==> inputs of job 4174 <==
==> flow/design.v <==
module sort_reg #(parameter DATA_WIDTH =8)(
    input logic clk,
    input logic rst,
    input logic clr,
    input logic GT_in,
    input logic [DATA_WIDTH-1:0] data_in,
    input logic [DATA_WIDTH-1:0] prev_data,
    input logic data_rdy,
    output logic [DATA_WIDTH-1:0] data_out,
    output logic GT
);
logic [DATA_WIDTH-1:0] data_out_d;
logic [DATA_WIDTH-1:0] data_out_q;
assign GT = (data_in >data_out_q);
assign data_out = data_out_q;
always_ff@(posedge clk or posedge rst)begin
    if(rst)begin
        data_out_q <= 'b0;
    end else if(clr) begin
        data_out_q <= 'b0;
    end else begin
        data_out_q <= data_out_d;
    end
end
always_comb begin
    if(data_rdy) begin
        if(GT && GT_in)begin
            data_out_d = prev_data;
        end else if(GT && !GT_in) begin
            data_out_d = data_in;
        end else begin
            data_out_d = data_out_q;
        end
    end else begin
        data_out_d = data_out_q;
    end
end
endmodule
module median_calc #(parameter POPSIZE = 100,DATA_WIDTH = 8)(
    input logic clk,
    input logic rst,
    input logic [DATA_WIDTH-1:0] data_in,
    input logic data_rdy,
    output [DATA_WIDTH-1:0] median,
    output data_vld
);
logic [DATA_WIDTH-1:0] data_out_array[POPSIZE:0];
logic GT_array[POPSIZE:0];
logic [$clog2(POPSIZE):0] counter_d;
logic [$clog2(POPSIZE):0] counter_q;
logic [DATA_WIDTH-1:0] median_d;
logic [DATA_WIDTH-1:0] median_q;
logic data_vld_q;
logic data_vld_d;
logic reg_rst;
logic [DATA_WIDTH-1:0] data_in_d;
logic [DATA_WIDTH-1:0] data_in_q;
logic data_rdy_d;
logic data_rdy_q;
logic reg_rst_d;
logic reg_rst_q;
assign reg_rst = reg_rst_q;
assign data_rdy_d = data_rdy;
assign data_in_d = data_in;
assign GT_array[POPSIZE] = 0;
assign data_vld = data_vld_q;
assign median = median_q;
genvar i;
generate
  for (i = 0; i < POPSIZE; i++) begin : instance_gen
    if (i == 0) begin
      sort_reg #(
        .DATA_WIDTH(DATA_WIDTH)
      ) instance_0 (
        .clk(clk),
        .rst(rst),
        .clr(reg_rst),
        .GT_in(1'b0),
        .data_in(data_in),
        .prev_data('b0),
        .data_out(data_out_array[0]),
        .GT(GT_array[0]),
        .data_rdy(data_rdy)
      );
    end else begin
      sort_reg #(
        .DATA_WIDTH(DATA_WIDTH)
      ) instance_i (
        .clk(clk),
        .rst(rst),
        .clr(reg_rst),
        .GT_in(GT_array[i-1]),  
        .data_in(data_in),
        .prev_data(data_out_array[i-1]),  
        .data_out(data_out_array[i]),
        .GT(GT_array[i]),
        .data_rdy(data_rdy)
      );
    end
  end
endgenerate
always_ff@(posedge clk or posedge rst)begin
    if(rst)begin
        counter_q <= 'b0;
        median_q <= 'b0;
        data_vld_q <= 'b0;
        data_in_q <= 'b0;
        data_rdy_q <='b0;
        reg_rst_q <= 'b0;
    end else begin
        data_in_q <=data_in_d;
        data_rdy_q <=data_rdy_d;
        counter_q <= counter_d;
        median_q <= median_d;
        data_vld_q <= data_vld_d;
        reg_rst_q <= reg_rst_d;
    end
end
always_comb begin
    reg_rst_d = 'b0;
        data_vld_d = 'b0;
        counter_d = counter_q;
        median_d = median_q;
        if (counter_q == POPSIZE) begin
            median_d = (POPSIZE % 2 == 0) ? data_out_array[POPSIZE/2 - 1] : data_out_array[POPSIZE/2];
            reg_rst_d = 'b1;
            data_vld_d = 'b1;
            counter_d = 'b0;
        end else if(counter_q == 0) begin
            reg_rst_d ='b0;
        end
        if (data_rdy) begin
            counter_d = counter_q + 1;
        end
    end
endmodule
==> flow/run.sh <==
#!/bin/bash
# the make line also repeats each setting of config.mk as NAME=value (left out here)
make -C /OpenROAD-flow-scripts/flow DESIGN_CONFIG=/design/flow/config.mk WORK_HOME=/design/flow/orfs CLKGATE_MAP_FILE= finish
==> flow/config.mk <==
export PLATFORM = sky130hd
export DESIGN_NAME = median_calc
export DESIGN_NICKNAME = median_calc
export VERILOG_FILES = /design/flow/design.v
export SDC_FILE = /design/flow/constraint.sdc
export NUM_CORES = 4
export LEC_CHECK = 0
export CAP_MARGIN = 20
export CELL_PAD_IN_SITES_DETAIL_PLACEMENT = 0
export CORE_MARGIN = 2
export CORE_UTILIZATION = 72
export CTS_CLUSTER_DIAMETER = 29
export CTS_CLUSTER_SIZE = 21
export GPL_ROUTABILITY_DRIVEN = 1
export GPL_TIMING_DRIVEN = 1
export HOLD_SLACK_MARGIN = 0.29
export MAX_ROUTING_LAYER = met5
export PLACE_DENSITY_LB_ADDON = 0.2
export SETUP_SLACK_MARGIN = 0.63
export SLEW_MARGIN = 20
export TNS_END_PERCENT = 65
==> flow/constraint.sdc <==
create_clock -name core_clock -period 2.2 [get_ports {clk}]
set_input_delay 0.4400 -clock core_clock [delete_from_list [all_inputs] [get_ports {clk}]]
set_output_delay 0.4400 -clock core_clock [all_outputs]
set_load 0.01 [all_outputs]
==> inputs of job 3696, as changes to job 4174 <==
CELL_PAD_IN_SITES_DETAIL_PLACEMENT = not set   (was 0)
CORE_UTILIZATION = 68   (was 72)
CTS_CLUSTER_DIAMETER = not set   (was 29)
CTS_CLUSTER_SIZE = 36   (was 21)
GPL_ROUTABILITY_DRIVEN = not set   (was 1)
GPL_TIMING_DRIVEN = not set   (was 1)
HOLD_SLACK_MARGIN = not set   (was 0.29)
MAX_ROUTING_LAYER = not set   (was met5)
PLACE_DENSITY_LB_ADDON = not set   (was 0.2)
SETUP_SLACK_MARGIN = -0.25   (was 0.63)
TNS_END_PERCENT = not set   (was 65)
==> flow/constraint.sdc (replaced) <==
create_clock -name core_clock -period 2.59 [get_ports {clk}]
set_input_delay 0.5180 -clock core_clock [delete_from_list [all_inputs] [get_ports {clk}]]
set_output_delay 0.5180 -clock core_clock [all_outputs]
set_load 0.01 [all_outputs]
==> summary of the runs <==
- In job 4174 the die area is lower than in job 3696, by 5.5%.
- Job 3696 completed with no timing, DRC or antenna violations. Job 4174 ended with an error in global routing (5_1_grt), error DPL-0038.
- Area after synthesis is the same in job 3696 and job 4174.
- Synthesized cell count is the same in job 4174 and job 3696.
==> figures <==
quantity                                                                           job 4174                  job 3696
Final weighted congestion of routability-driven global placement                     0.9074                    0.8799
Setup slack at placement                                                         -0.4787 ns                -0.1064 ns
Status                                                               stopped before the end   complete, no violations
Last stage reached                                                 global routing (5_1_grt)                         -
Simple-gate share of the synthesized area                                            0.1365                    0.1365
Share of the core filled by cells before placement                                   0.7254                    0.6865
Cell count in the Yosys report                                                         3070                      3070
Resize count post-CTS                                                                   382                         0
Die width                                                                          209.1 µm                  215.1 µm
Number of clock buffers inserted by TritonCTS                                           105                        48
Standard cell area after detailed placement                                       33390 µm²                 33420 µm²
Fraction of synthesized cell area taken by the top area cell type                    0.3445                    0.3445
Row count                                                                                75                        77
Core Area                                                                         41760 µm²                 44120 µm²
Number of placed instances, taps included                                              3700                      3681
Area of the die                                                                   43730 µm²                 46250 µm²
Post-detailed-placement half-perimeter wirelength                                  57380 µm                  56700 µm
Htree depth                                                                               3                         2
Library cell with the highest instance count after synthesis       sky130_fd_sc_hd__dfrtp_1  sky130_fd_sc_hd__dfrtp_1
Chip Height                                                                        209.1 µm                  215.1 µm
Number of setup buffers added after CTS                                                  73                         0
